== before ==
// maxfinder
module maxfinder(clk, rst, start, x1, x2, x3, x4, eps, done, result);
input clk, start, rst;
input [4:0] x1, x2, x3, x4, eps;
output done;
output [4:0] result;
wire wen, wenep, sel, zer;
DataPath datapath(clk, rst, x1, x2, x3, x4, eps, wen, wenep, sel, zer, result);
controller con(clk, rst, start, zer, wen, wenep, sel, done);
endmodule
Size: about 1,500 cells after synthesis, ~34 I/O pins.
clock: 5.07 ns
lec_check: 0
abc_area: 1
cap_margin: 15
cell_pad_in_sites_global_placement: 0
core_aspect_ratio: 0.92
core_margin: 2
core_utilization: 72
cts_cluster_diameter: 48
cts_cluster_size: 14
gpl_routability_driven: 1
max_routing_layer: met4
min_routing_layer: met1
place_density_lb_addon: 0.19
setup_slack_margin: 1.27
slew_margin: 20
tns_end_percent: 10
run.sh (not shown) runs the stock make flow with config.mk's settings and CLKGATE_MAP_FILE=.
STATUS run=before STAGES=ALL_DONE FINAL_CHECKS=FAILED CAUSE=setup timing
diff inputs: before => after
Settings: CELL_PAD_IN_SITES_GLOBAL_PLACEMENT no longer set, was 0; CTS_CLUSTER_SIZE no longer set, was 14; MIN_ROUTING_LAYER no longer set, was met1; CAP_MARGIN now 20, was 15; CTS_CLUSTER_DIAMETER now 26, was 48; TNS_END_PERCENT no longer set, was 10; SETUP_SLACK_MARGIN now 1.48, was 1.27; MAX_ROUTING_LAYER no longer set, was met4; CORE_ASPECT_RATIO no longer set, was 0.92; GPL_ROUTABILITY_DRIVEN no longer set, was 1; the clock period (ns, I/O delays scaled along) now 6.06, was 5.07.
## What came out
Relative to before, cell depth of the worst setup path has increased by about 10% in after.
after was carried through to the last stage, and its layout satisfied the timing, design-rule and antenna checks.
Ran to the end and failed final checks on setup timing: before.
after leaves more setup margin than before.
[after vs before] critical-path maximum fanout: lower in after
Power went down by more than 10% going from before to after.
Die size delta (after -> before): insignificant
after vs before — number of diodes added for antenna fixing dropped 4.
Comparing before and after, sequential share of layout area is higher on before.
On wire length on met1: after sits below before.
Summary — number of cells after detailed placement, after relative to before: lower, by 50.
Compared with before, after shows a combinational share of power that is 1.4 points higher.

* * *

Setup of build 17:
Starting RTL as in the previous note.
// maxfinder
module maxfinder(clk, rst, start, x1, x2, x3, x4, eps, done, result);
input clk, start, rst;
input [4:0] x1, x2, x3, x4, eps;
output done;
output [4:0] result;
wire wen, wenep, sel, zer;
DataPath datapath(clk, rst, x1, x2, x3, x4, eps, wen, wenep, sel, zer, result);
controller con(clk, rst, start, zer, wen, wenep, sel, done);
endmodule
clock: 7.95 ns
lec_check: 0
cap_margin: 30
cell_pad_in_sites_detail_placement: 2
cell_pad_in_sites_global_placement: 3
core_aspect_ratio: 0.93
core_margin: 8
core_utilization: 35
gpl_routability_driven: 1
max_routing_layer: met4
min_routing_layer: met2
place_density_lb_addon: 0.19
slew_margin: 20
tns_end_percent: 90
Setup changes, build 17 to build 36
Settings: removing CORE_ASPECT_RATIO (formerly 0.93); changing CORE_UTILIZATION from 35 to 40; removing GPL_ROUTABILITY_DRIVEN (formerly 1); removing TNS_END_PERCENT (formerly 90); changing CORE_MARGIN from 8 to 2; removing MAX_ROUTING_LAYER (formerly met4); removing CELL_PAD_IN_SITES_DETAIL_PLACEMENT (formerly 2); removing PLACE_DENSITY_LB_ADDON (formerly 0.19); changing CAP_MARGIN from 30 to 20; removing MIN_ROUTING_LAYER (formerly met2); removing CELL_PAD_IN_SITES_GLOBAL_PLACEMENT (formerly 3); changing the clock period (ns, I/O delays scaled along) from 7.95 to 6.57.
Build 36 completed; timing, DRC and antenna clean
Between build 17 and build 36, overall die width decreased.
Taking build 17 as the reference point, the switching power of the nets of build 36 rises by 4.9%.
From build 36 to build 17, synthesized cell count did not move at all.
For build 61, these inputs were changed with respect to build 36:
Settings: putting SETUP_SLACK_MARGIN at 1.77 where nothing was set; swapping 40 for 66 in CORE_UTILIZATION; swapping 6.57 for 6.49 in the clock period (ns, I/O delays scaled along).
Notes after the runs:
Build 61 reports a higher routed length on met2 than build 36 does. Re share of async-settable or async-resettable flops after synthesis: no difference whatsoever between build 36 and build 61. Switching share of power ended up 1.1 points higher on build 61 than on build 36. Relative to build 36, design area increased by about 8% in build 61. Per the comparison of build 61 with build 36, global-route usage climbed 14 points, multi-input gate share of the layout cell area climbed 1.3 points, sequential share of layout area dropped 0.91 points, setup slack climbed 0.43 ns. Looking at synthesis-to-finish area growth across build 36 and build 61, the one that comes out lower is build 36. Taking build 36 over build 61, the worst-case reg-to-reg path depth ratio works out to 0.923. Re count of clock-buffer cells in the layout: build 36 was lower than build 61.
Input changes introduced in build 6 (baseline for comparison: build 61):
Settings: PLACE_DENSITY now 0.67, previously not set; CORE_UTILIZATION now 72, was 66; SETUP_SLACK_MARGIN no longer set, was 1.77; the clock period (ns, I/O delays scaled along) now 5.58, was 6.49.
Notes after the runs:
- First-pass GRT wire length (build 6 vs. build 61) decreases by a few percent
- In build 6 the inserted tap cell count turned out 3.8% lower than in build 61.
- [compare] base=build 61 new=build 6: switching power of the nets rose by about 15%; hold slack level.
- Between build 61 and build 6, proportion of cell area spent on the clock network increased.
- Finished, but not clean: build 6, with setup timing.
- Routed wire length per instance: lower on build 6
- Via count of the first global-routing pass: build 61 vs build 6, no meaningful difference

* * *

Starting RTL as in the previous note.
clock: 9.0 ns
lec_check: 0
abc_area: 0
cap_margin: 20
core_aspect_ratio: 1.94
core_margin: 7
core_utilization: 59
cts_cluster_diameter: 400
cts_cluster_size: 98
gpl_routability_driven: 0
setup_slack_margin: -0.17
slew_margin: 0
tns_end_percent: 20
Edit:
==> flow/config.mk (replaced) <==
export PLATFORM = sky130hd
export DESIGN_NAME = maxfinder
export DESIGN_NICKNAME = maxfinder
export VERILOG_FILES = /design/flow/design.v
export SDC_FILE = /design/flow/constraint.sdc
export NUM_CORES = 4
export LEC_CHECK = 0
export CAP_MARGIN = 10
export CORE_MARGIN = 9
export CORE_UTILIZATION = 40
export CTS_CLUSTER_SIZE = 11
export GPL_TIMING_DRIVEN = 0
export MIN_ROUTING_LAYER = met2
export SLEW_MARGIN = 10
Count of clock-buffer cells in the layout goes down by 6.
Routed wire length increases by 11%.
Utilization is lower by 20 points.
Synthesized area does not change.
Via count is higher by 39%.
Cell area climbs by 1.9%.
Edit:
==> flow/config.mk (replaced) <==
export PLATFORM = sky130hd
export DESIGN_NAME = maxfinder
export DESIGN_NICKNAME = maxfinder
export VERILOG_FILES = /design/flow/design.v
export SDC_FILE = /design/flow/constraint.sdc
export NUM_CORES = 4
export LEC_CHECK = 0
export ABC_AREA = 0
export CAP_MARGIN = 20
export CORE_ASPECT_RATIO = 1.94
export CORE_MARGIN = 2
export CORE_UTILIZATION = 40
export CTS_CLUSTER_DIAMETER = 400
export CTS_CLUSTER_SIZE = 98
export SETUP_SLACK_MARGIN = -0.17
export SLEW_MARGIN = 20
=> The new run passed the timing, design-rule and antenna checks; worst setup slack improves by 0.40 ns; final cell count drops by 0.76%; routed wire length drops by 1.9%.

* * *

Setup of north:
maxfinder again, from the RTL that the note above started with.
export LEC_CHECK = 0
export ABC_AREA = 1
export CAP_MARGIN = 20
export CORE_ASPECT_RATIO = 1.37
export CORE_MARGIN = 2
export CORE_UTILIZATION = 72
export CTS_CLUSTER_DIAMETER = 221
export CTS_CLUSTER_SIZE = 92
export SETUP_SLACK_MARGIN = 0.72
export SLEW_MARGIN = 20
create_clock -name core_clock -period 3.73 [get_ports {clk}]
The log for north ends in global routing (5_1_grt) with error GRT-0116, so the run never completed.
--- input diff north..south ---
Settings: removing SETUP_SLACK_MARGIN (formerly 0.72); setting PLACE_DENSITY_LB_ADDON to 0.27 for the first time; removing CORE_ASPECT_RATIO (formerly 1.37); changing CTS_CLUSTER_SIZE from 92 to 74; removing CTS_CLUSTER_DIAMETER (formerly 221); changing the clock period (ns, I/O delays scaled along) from 3.73 to 5.13.
Notes after the runs:
- Status south: flow complete, layout not clean - negative setup slack
- Die boundary width grows by more than 10% when moving from north to south.
- From north to south the numbers moved as follows: placed wire-length estimate shrank by 11%, starting utilization of the core area shrank by 0.34 points.

* * *

Starting RTL as in the previous note.
make LEC_CHECK=0 ABC_AREA=1 CAP_MARGIN=20 CORE_ASPECT_RATIO=0.5 CORE_MARGIN=2 CORE_UTILIZATION=72 CTS_CLUSTER_DIAMETER=334 CTS_CLUSTER_SIZE=96 PLACE_DENSITY=0.43 SETUP_SLACK_MARGIN=1.63 SLEW_MARGIN=20 TNS_END_PERCENT=10 finish   # period 5.51 ns
Edit:
==> flow/config.mk (replaced) <==
export PLATFORM = sky130hd
export DESIGN_NAME = maxfinder
export DESIGN_NICKNAME = maxfinder
export VERILOG_FILES = /design/flow/design.v
export SDC_FILE = /design/flow/constraint.sdc
export NUM_CORES = 4
export LEC_CHECK = 0
export CAP_MARGIN = 20
export CORE_MARGIN = 2
export CORE_UTILIZATION = 65
export SLEW_MARGIN = 20
==> flow/constraint.sdc (replaced) <==
create_clock -name core_clock -period 5.02 [get_ports {clk}]
set_input_delay 1.0040 -clock core_clock [delete_from_list [all_inputs] [get_ports {clk}]]
set_output_delay 1.0040 -clock core_clock [all_outputs]
set_load 0.01 [all_outputs]
=> Now the flow completed, yet does not pass: negative setup slack. Worst hold slack gets worse by 0.011 ns. Final area is higher by 8.9%. Die area increases by 9.7%. Synthesized area came out lower by 0.33%. Clock power is higher by about 10%. Sequential power increases by about 5%. Non-clock buffer count goes up by 124.
Edit:
--- a/flow/config.mk
+++ b/flow/config.mk
@@ -7,5 +7,9 @@
 export LEC_CHECK = 0
+export ABC_AREA = 1
 export CAP_MARGIN = 20
 export CORE_MARGIN = 2
-export CORE_UTILIZATION = 65
+export CORE_UTILIZATION = 72
+export CTS_CLUSTER_DIAMETER = 258
+export CTS_CLUSTER_SIZE = 74
+export PLACE_DENSITY = 0.38
 export SLEW_MARGIN = 20
The changed run finished but failed the layout checks on negative setup slack.
Die size goes down by 9.2%.
Via count went up by 9.1%.
Power increases by 22%.
Synthesized cell count goes up by 11%.
Wire length is higher by 10%.
Sequential power goes up by about 4%.
Fmax rose by 7.1%.
Final area came out lower by 2.9%.
Setup slack improved by 0.38 ns.
Edit:
--- a/flow/config.mk
+++ b/flow/config.mk
@@ -10,6 +10,4 @@
 export CORE_MARGIN = 2
-export CORE_UTILIZATION = 72
-export CTS_CLUSTER_DIAMETER = 258
+export CORE_UTILIZATION = 68
 export CTS_CLUSTER_SIZE = 74
-export PLACE_DENSITY = 0.38
 export SLEW_MARGIN = 20
- The new run completed, yet does not pass: negative setup slack
- cell count rose by 2.0%
- via count decreases by 2.1%
- non-clock buffer count increases by 35
- register-to-register slack gets better by 0.06 ns
- routed wire length shrinks by 3.5%
- synthesized area does not change
- die size grows by 5.7%
- clock-buffer cell count came out lower by 1
- power goes down by 0.88%
Edit:
--- a/flow/config.mk
+++ b/flow/config.mk
@@ -7,7 +7,5 @@
 export LEC_CHECK = 0
-export ABC_AREA = 1
 export CAP_MARGIN = 20
 export CORE_MARGIN = 2
-export CORE_UTILIZATION = 68
-export CTS_CLUSTER_SIZE = 74
+export CORE_UTILIZATION = 17
 export SLEW_MARGIN = 20
==> flow/constraint.sdc (replaced) <==
create_clock -name core_clock -period 9.49 [get_ports {clk}]
set_input_delay 1.8980 -clock core_clock [delete_from_list [all_inputs] [get_ports {clk}]]
set_output_delay 1.8980 -clock core_clock [all_outputs]
set_load 0.01 [all_outputs]
The changed run ran to the end with no violations.
Final area went down by a little under a tenth.
Die area climbs to 3.9 times its value.
Non-clock buffer count drops by 149.
Worst setup slack gains 3.2 ns.

* * *

Setup of P:
maxfinder again, from the RTL that the note above started with.
make LEC_CHECK=0 ABC_AREA=1 CAP_MARGIN=30 CELL_PAD_IN_SITES_GLOBAL_PLACEMENT=0 CORE_ASPECT_RATIO=1.75 CORE_MARGIN=2 CORE_UTILIZATION=72 CTS_CLUSTER_DIAMETER=48 CTS_CLUSTER_SIZE=14 GPL_ROUTABILITY_DRIVEN=1 MAX_ROUTING_LAYER=met5 MIN_ROUTING_LAYER=met1 PLACE_DENSITY_LB_ADDON=0.19 SLEW_MARGIN=20 TNS_END_PERCENT=10 finish   # period 5.07 ns
P finished all stages; however, its layout fails the closing checks, the failures being negative setup slack.
Setup changes, P to Q
- removing PLACE_DENSITY_LB_ADDON (formerly 0.19)
- changing CORE_UTILIZATION from 72 to 71
- setting SETUP_SLACK_MARGIN to 1.27 for the first time
- changing CTS_CLUSTER_SIZE from 14 to 80
- changing CAP_MARGIN from 30 to 15
- setting PLACE_DENSITY to 0.38 for the first time
Notes after the runs:
Q: flow complete, layout not clean; failing: negative setup slack. Diff Q..P | maximum number of pins on one net before global-route repair | unchanged. On internal power: between P and Q, it ends up higher for P. Re number of synthesized flops with an enable pin: no difference whatsoever between Q and P. Cmp P and Q / worst clock skew / higher: P. Summary of Q over P: logic gate share of total power moved down, total length of routed met2 wires fell by about 18%. P → Q: proportion of cell area spent on the clock network did not really move, relative slew slack went up, combinational group power went down, minimum hold slack did not really move, power went down.
--- input diff Q..R ---
- removing CELL_PAD_IN_SITES_GLOBAL_PLACEMENT (formerly 0)
- removing TNS_END_PERCENT (formerly 10)
- removing GPL_ROUTABILITY_DRIVEN (formerly 1)
- changing CAP_MARGIN from 15 to 20
- removing PLACE_DENSITY (formerly 0.38)
- removing SETUP_SLACK_MARGIN (formerly 1.27)
- changing CORE_UTILIZATION from 71 to 46
- removing CTS_CLUSTER_DIAMETER (formerly 48)
- removing MIN_ROUTING_LAYER (formerly met1)
- removing CTS_CLUSTER_SIZE (formerly 80)
- removing MAX_ROUTING_LAYER (formerly met5)
- removing CORE_ASPECT_RATIO (formerly 1.75)
- removing ABC_AREA (formerly 1)
- changing the clock period (ns, I/O delays scaled along) from 5.07 to 6.57
[summary]
Every stage of the flow completed for R, and the final layout passed the timing, design-rule and antenna checks.
Summary of R over Q: buffer count excluding the clock tree in the final layout went down about 50%; time the final worst path needs with I/O delays and setup went up 1.10 ns; combinational share of cell area went up 3.7 points; internal power consumption went down about 36%; amount of wire on met3 after detailed routing went down about 40%.
Via density per instance, R and Q: smaller value in R
R vs Q: part of the power in the clock network up
Changes observed in R relative to Q: number of placement rows dropped 4, pin count of the biggest net entering global routing lower.
Of R and Q, the run reporting the higher post-CTS repair timing setup buffer count was Q.

* * *

maxfinder again, from the RTL that the note above started with.
export LEC_CHECK = 0
export ABC_AREA = 1
export CAP_MARGIN = 30
export CELL_PAD_IN_SITES_DETAIL_PLACEMENT = 2
export CELL_PAD_IN_SITES_GLOBAL_PLACEMENT = 3
export CORE_ASPECT_RATIO = 1.11
export CORE_MARGIN = 8
export CORE_UTILIZATION = 35
export CTS_CLUSTER_DIAMETER = 23
export GPL_ROUTABILITY_DRIVEN = 1
export GPL_TIMING_DRIVEN = 0
export MAX_ROUTING_LAYER = met4
export MIN_ROUTING_LAYER = met2
export PLACE_DENSITY_LB_ADDON = 0.19
export SLEW_MARGIN = 20
export TNS_END_PERCENT = 70
create_clock -name core_clock -period 6.87 [get_ports {clk}]
The first run finished with timing, DRC and antenna clean.
Rerun with:
==> flow/config.mk (replaced) <==
export PLATFORM = sky130hd
export DESIGN_NAME = maxfinder
export DESIGN_NICKNAME = maxfinder
export VERILOG_FILES = /design/flow/design.v
export SDC_FILE = /design/flow/constraint.sdc
export NUM_CORES = 4
export LEC_CHECK = 0
export ABC_AREA = 1
export CAP_MARGIN = 20
export CORE_MARGIN = 2
export CORE_UTILIZATION = 68
export CTS_CLUSTER_SIZE = 74
export SLEW_MARGIN = 20
==> flow/constraint.sdc (replaced) <==
create_clock -name core_clock -period 5.01 [get_ports {clk}]
set_input_delay 1.0020 -clock core_clock [delete_from_list [all_inputs] [get_ports {clk}]]
set_output_delay 1.0020 -clock core_clock [all_outputs]
set_load 0.01 [all_outputs]
The new run reached the layout checks and failed them: negative setup slack.
Die size is lower by about 54%.
Via count is lower by 20%.
Sequential share of layout area is lower by 1.5 points.
Maximum frequency is higher by 28%.
Power is higher by about 46%.
Global-route usage is higher by 2.1 points.
Non-clock buffer count is higher by 114.
Design area is higher by 12%.
First-iteration DRC count is lower by 25%.
Worst hold slack improves by 7.7 ps.
No activity file was given, so power comes from the tool's default toggle rates.
